// cordic
module cordic #(
    parameter data_width = 16,
    parameter iterations = 15
    )(
    input clk,
    input reset_n,
    input logic signed [data_width-1:0] angle,
    input logic signed [data_width-1:0] x_i,
    input logic signed [data_width-1:0] y_i,
    output logic signed [data_width-1:0] cos,
    output logic signed [data_width-1:0] sin,
    input valid_in,
    output logic valid_out
    );
Size in the first run: ~6,600 cells after synthesis, about 84 I/O pins, roughly 61,000 sq um of cells after synthesis.
Settings: LEC_CHECK=0, CAP_MARGIN=20, CORE_MARGIN=2, CORE_UTILIZATION=40, GPL_ROUTABILITY_DRIVEN=0, MAX_ROUTING_LAYER=met4, PLACE_DENSITY_LB_ADDON=0.13, SETUP_SLACK_MARGIN=-0.12, SLEW_MARGIN=10, TNS_END_PERCENT=10; clock period 4.0 ns.
run.sh (not shown) runs the stock make flow with config.mk's settings and CLKGATE_MAP_FILE=.
Next try:
- CORE_UTILIZATION: 40 -> 70
- GPL_ROUTABILITY_DRIVEN: 0 -> default
- MAX_ROUTING_LAYER: met4 -> default
- PLACE_DENSITY_LB_ADDON: 0.13 -> default
- SETUP_SLACK_MARGIN: -0.12 -> 0.91
- SLEW_MARGIN: 10 -> 20
- TNS_END_PERCENT: 10 -> default
- clock period: 4.0 -> 3.09 ns (I/O delays scaled with it)
What happened: The new run did not get past global routing (5_1_grt). Synthesized area does not change. Die size shrinks by 42%. Synthesized cell count is unchanged.


The RTL this note starts from:
==> flow/design.v <==
module cordic #(
    parameter data_width = 16,
    parameter iterations = 15
    )(
    input clk,
    input reset_n,
    input logic signed [data_width-1:0] angle,
    input logic signed [data_width-1:0] x_i,
    input logic signed [data_width-1:0] y_i,
    output logic signed [data_width-1:0] cos,
    output logic signed [data_width-1:0] sin,
    input valid_in,
    output logic valid_out
    );
    logic signed [data_width-1:0] atan_table [0:iterations-1];
    assign atan_table[0]  = 'd12867;   
    assign atan_table[1]  = 'd7596;    
    assign atan_table[2]  = 'd4013;    
    assign atan_table[3]  = 'd2037;    
    assign atan_table[4]  = 'd1021;    
    assign atan_table[5]  = 'd511;     
    assign atan_table[6]  = 'd256;     
    assign atan_table[7]  = 'd128;     
    assign atan_table[8]  = 'd64;      
    assign atan_table[9]  = 'd32;      
    assign atan_table[10] = 'd16;      
    assign atan_table[11] = 'd8;       
    assign atan_table[12] = 'd4;       
    assign atan_table[13] = 'd2;       
    assign atan_table[14] = 'd1;       
    logic signed [data_width-1:0] x [0:iterations], y [0:iterations], z [0:iterations];
    logic [$clog2(iterations)-1:0] iteration;
    logic valid_pipe [0:iterations];
    always_ff @(posedge clk or negedge reset_n) begin
        if (!reset_n) begin
            x[0] <= 0;
            y[0] <= 0;
            z[0] <= 0;
            valid_pipe[0] <= 0;
        end else if (valid_in) begin
            case (angle[15:14])
                2'b00: begin
                    x[0] <= x_i;
                    y[0] <= y_i;
                    z[0] <= angle;
                end
                2'b01: begin
                    x[0] <= -y_i;
                    y[0] <= x_i;
                    z[0] <= {2'b00, angle[13:0]};
                end
                2'b10: begin
                    x[0] <= -x_i;
                    y[0] <= -y_i;
                    z[0] <= {2'b11, angle[13:0]};
                end
                2'b11: begin
                    x[0] <= y_i;
                    y[0] <= -x_i;
                    z[0] <= -angle;
                end
            endcase
            valid_pipe[0] <= 1;
        end else begin
            valid_pipe[0] <= 0;
        end
    end
    genvar i;
    generate
        for (i = 0; i < iterations; i = i + 1) begin : cordic_pipeline
            always_ff @(posedge clk or negedge reset_n) begin
                if (!reset_n) begin
                    x[i+1] <= 0;
                    y[i+1] <= 0;
                    z[i+1] <= 0;
                    valid_pipe[i+1] <= 0;
                end else if (valid_pipe[i]) begin
                    if (z[i] < 0) begin
                        x[i+1] <= x[i] + (y[i] >>> i);
                        y[i+1] <= y[i] - (x[i] >>> i);
                        z[i+1] <= z[i] + atan_table[i];
                    end else begin
                        x[i+1] <= x[i] - (y[i] >>> i);
                        y[i+1] <= y[i] + (x[i] >>> i);
                        z[i+1] <= z[i] - atan_table[i];
                    end
                    valid_pipe[i+1] <= 1;
                end else begin
                    valid_pipe[i+1] <= 0;
                end
            end
        end
    endgenerate
    assign cos = x[iterations];
    assign sin = y[iterations];
    assign valid_out = valid_pipe[iterations];
endmodule
Settings: LEC_CHECK=0, ABC_AREA=1, CAP_MARGIN=20, CORE_MARGIN=2, CORE_UTILIZATION=72, CTS_CLUSTER_DIAMETER=371, CTS_CLUSTER_SIZE=99, PLACE_DENSITY=0.85, SLEW_MARGIN=20, TNS_END_PERCENT=20; clock period 1.97 ns.
The first run never finished: it broke off in clock tree synthesis.
Rerun with:
CORE_UTILIZATION = 71   (was 72)
CTS_CLUSTER_DIAMETER = 232   (was 371)
CTS_CLUSTER_SIZE = default   (was 99)
PLACE_DENSITY = default   (was 0.85)
PLACE_DENSITY_LB_ADDON = 0.01   (was default)
TNS_END_PERCENT = default   (was 20)
clock period = 2.57 ns   (was 1.97 ns; I/O delays follow)
Result: This time the run never finished: it broke off in global routing. Synthesized area stays the same. Synthesized cell count is unchanged. Die area grows by 1.4%.
Rerun with:
ABC_AREA = default   (was 1)
CTS_CLUSTER_DIAMETER = 215   (was 232)
PLACE_DENSITY_LB_ADDON = default   (was 0.01)
clock period = 3.26 ns   (was 2.57 ns; I/O delays follow)
Outcome: The changed run ran to the end with violations: setup timing; die size drops by a few percent; synthesized area drops by a few percent; synthesized cell count drops by a quarter to a third.


Starts from the design.v that is shown in full above.
make LEC_CHECK=0 CAP_MARGIN=20 CELL_PAD_IN_SITES_GLOBAL_PLACEMENT=1 CORE_MARGIN=2 CORE_UTILIZATION=63 CTS_CLUSTER_DIAMETER=44 GPL_TIMING_DRIVEN=1 HOLD_SLACK_MARGIN=-0.04 MAX_ROUTING_LAYER=met4 SLEW_MARGIN=20 TNS_END_PERCENT=50 finish   # period 1.43 ns
The starting point failed in 5_1_grt (GRT-0232).
==> next run, changes <==
CELL_PAD_IN_SITES_GLOBAL_PLACEMENT = default   (was 1)
CORE_UTILIZATION = 40   (was 63)
CTS_CLUSTER_DIAMETER = default   (was 44)
GPL_TIMING_DRIVEN = default   (was 1)
HOLD_SLACK_MARGIN = default   (was -0.04)
MAX_ROUTING_LAYER = default   (was met4)
TNS_END_PERCENT = default   (was 50)
clock period = 3.8 ns   (was 1.43 ns; I/O delays follow)
After rerunning:
- The new run passed the timing, DRC and antenna checks
- die size rises by 57%
- synthesized cell count stays the same
- synthesized area does not change
==> next run, changes <==
CORE_UTILIZATION = 71   (was 40)
CTS_CLUSTER_DIAMETER = 215   (was default)
SETUP_SLACK_MARGIN = -0.25   (was default)
clock period = 2.82 ns   (was 3.8 ns; I/O delays follow)
The new run never finished: it broke off in 5_1_grt with GRT-0232; die area decreases by 43%; synthesized area does not change; synthesized cell count does not change.
==> next run, changes <==
CTS_CLUSTER_DIAMETER = 28   (was 215)
CTS_CLUSTER_SIZE = 14   (was default)
SETUP_SLACK_MARGIN = 0.35   (was -0.25)
clock period = 2.58 ns   (was 2.82 ns; I/O delays follow)
Effect: With this change the flow never finished: it broke off in 4_1_cts with DPL-0038. Synthesized cell count is unchanged. Die size does not change. Area after synthesis is unchanged.


## the previous run
RTL: the design.v shown in full above, as it stands there.
Settings: LEC_CHECK=0, CAP_MARGIN=20, CELL_PAD_IN_SITES_GLOBAL_PLACEMENT=0, CORE_MARGIN=2, CORE_UTILIZATION=70, CTS_CLUSTER_DIAMETER=355, GPL_TIMING_DRIVEN=1, HOLD_SLACK_MARGIN=-0.04, MAX_ROUTING_LAYER=met4, SETUP_SLACK_MARGIN=-0.19, SLEW_MARGIN=20, TNS_END_PERCENT=50; clock period 3.04 ns.
Finished, but not clean: the previous run, with negative setup slack.
Here is what was changed in the inputs of the current run compared with the previous run.
- GPL_TIMING_DRIVEN removed (was 1)
- SETUP_SLACK_MARGIN removed (was -0.19)
- CELL_PAD_IN_SITES_GLOBAL_PLACEMENT removed (was 0)
- TNS_END_PERCENT removed (was 50)
- CTS_CLUSTER_DIAMETER removed (was 355)
- GPL_ROUTABILITY_DRIVEN newly set to 0
- HOLD_SLACK_MARGIN removed (was -0.04)
- CORE_UTILIZATION changed from 70 to 40
- the clock period (ns, I/O delays scaled along) changed from 3.04 to 4.0
Results
- Per the final summary, the current run finished and its layout is clean on timing, DRC and antenna.
- The current run: count of cell instances traversed by the critical path lower than the previous run
- Re number of non-clock inverters in the layout: no difference whatsoever between the previous run and the current run.
- Summed negative setup slack over all endpoints ends up higher on the current run.
- The current run vs the previous run, non-clock buffer instance count of the final layout went down by 822.
- Between the previous run and the current run, wire length on met3 decreased.


## v58
Starts from the design.v that is shown in full above.
clock: 2.9 ns
lec_check: 0
abc_area: 0
cap_margin: 20
cell_pad_in_sites_global_placement: 2
core_margin: 7
core_utilization: 40
cts_cluster_diameter: 87
gpl_routability_driven: 0
hold_slack_margin: 0.19
max_routing_layer: met4
place_density: 0.63
slew_margin: 30
Nothing crashed in v58 and all stages finished; the problem is that the final layout failed, the offending checks being negative setup slack.
What v54 does differently from v58 at the input level:
Settings: swapping 30 for 20 in SLEW_MARGIN; clearing PLACE_DENSITY, which used to be 0.63; clearing CELL_PAD_IN_SITES_GLOBAL_PLACEMENT, which used to be 2; swapping 40 for 72 in CORE_UTILIZATION; clearing HOLD_SLACK_MARGIN, which used to be 0.19; swapping 7 for 2 in CORE_MARGIN; clearing MAX_ROUTING_LAYER, which used to be met4; clearing GPL_ROUTABILITY_DRIVEN, which used to be 0; clearing CTS_CLUSTER_DIAMETER, which used to be 87; putting SETUP_SLACK_MARGIN at 0.92 where nothing was set; clearing ABC_AREA, which used to be 0; swapping 2.9 for 3.09 in the clock period (ns, I/O delays scaled along).
## What came out
Diff v54..v58 | net count after synthesis | unchanged. Summary: with v58 as the reference, instance area after placement in v54 moved down by a little under 10%. Die: v54 smaller than v58. Between v58 and v54, worst slack after detailed placement increased. Summary of v54 over v58: placeable core region fell by about 45%, starting utilization of the core area rose by 33 points, share of async-settable or async-resettable flops after synthesis stayed essentially flat. Of the runs v54 and v58, none of them finished clean.
### v54 -> v53
Settings: setting PLACE_DENSITY to 0.37 for the first time; removing SETUP_SLACK_MARGIN (formerly 0.92); setting TNS_END_PERCENT to 20 for the first time; setting CTS_CLUSTER_SIZE to 99 for the first time; setting ABC_AREA to 1 for the first time; changing the clock period (ns, I/O delays scaled along) from 3.09 to 1.97.
==> comparison <==
Status for v53 and v54: no clean run
v54 did not run to completion, as it errored out during global routing.
v53 did not finish; the tool stopped in clock tree synthesis with error DPL-0038.
Going from v54 to v53, the core utilization at floorplan was found to have gone down by 0.34 points.
Changes observed in v53 relative to v54: post-synthesis cell count picked up an extra 2725; sequential area share after synthesis decreased by 2.0 points relative to the old numbers.
The inputs of v29 differ from those of v53 as listed below.
Settings: setting CTS_CLUSTER_DIAMETER to 59 for the first time; removing ABC_AREA (formerly 1); removing PLACE_DENSITY (formerly 0.37); removing TNS_END_PERCENT (formerly 20); removing CTS_CLUSTER_SIZE (formerly 99); setting MAX_ROUTING_LAYER to met4 for the first time; changing the clock period (ns, I/O delays scaled along) from 1.97 to 3.09.
==> comparison <==
Run status, v29: aborted in global routing, error GRT-0232. v29: sequential cell area fraction in the yosys report is 2.0 points higher than what v53 reported. [compare] base=v53 new=v29: average instance area after synthesis saw an increase; core box area saw a decrease; number of instances in the synthesized netlist saw a decrease. Looking at total die size, v29 sits about 6% lower than v53 does. Of the two candidates, v53 has the worse netlist area before placement and v29 the better one. v29 against v53; number of core rows is down by a few percent. v53 has a lower area fraction in mux cells than v29. Relative to v53, post-synthesis xor/xnor area fraction increased by 4.5 points in v29. Compared with v53, in v29 number of port buffers held, Yosys chip area went down about 6.4%.
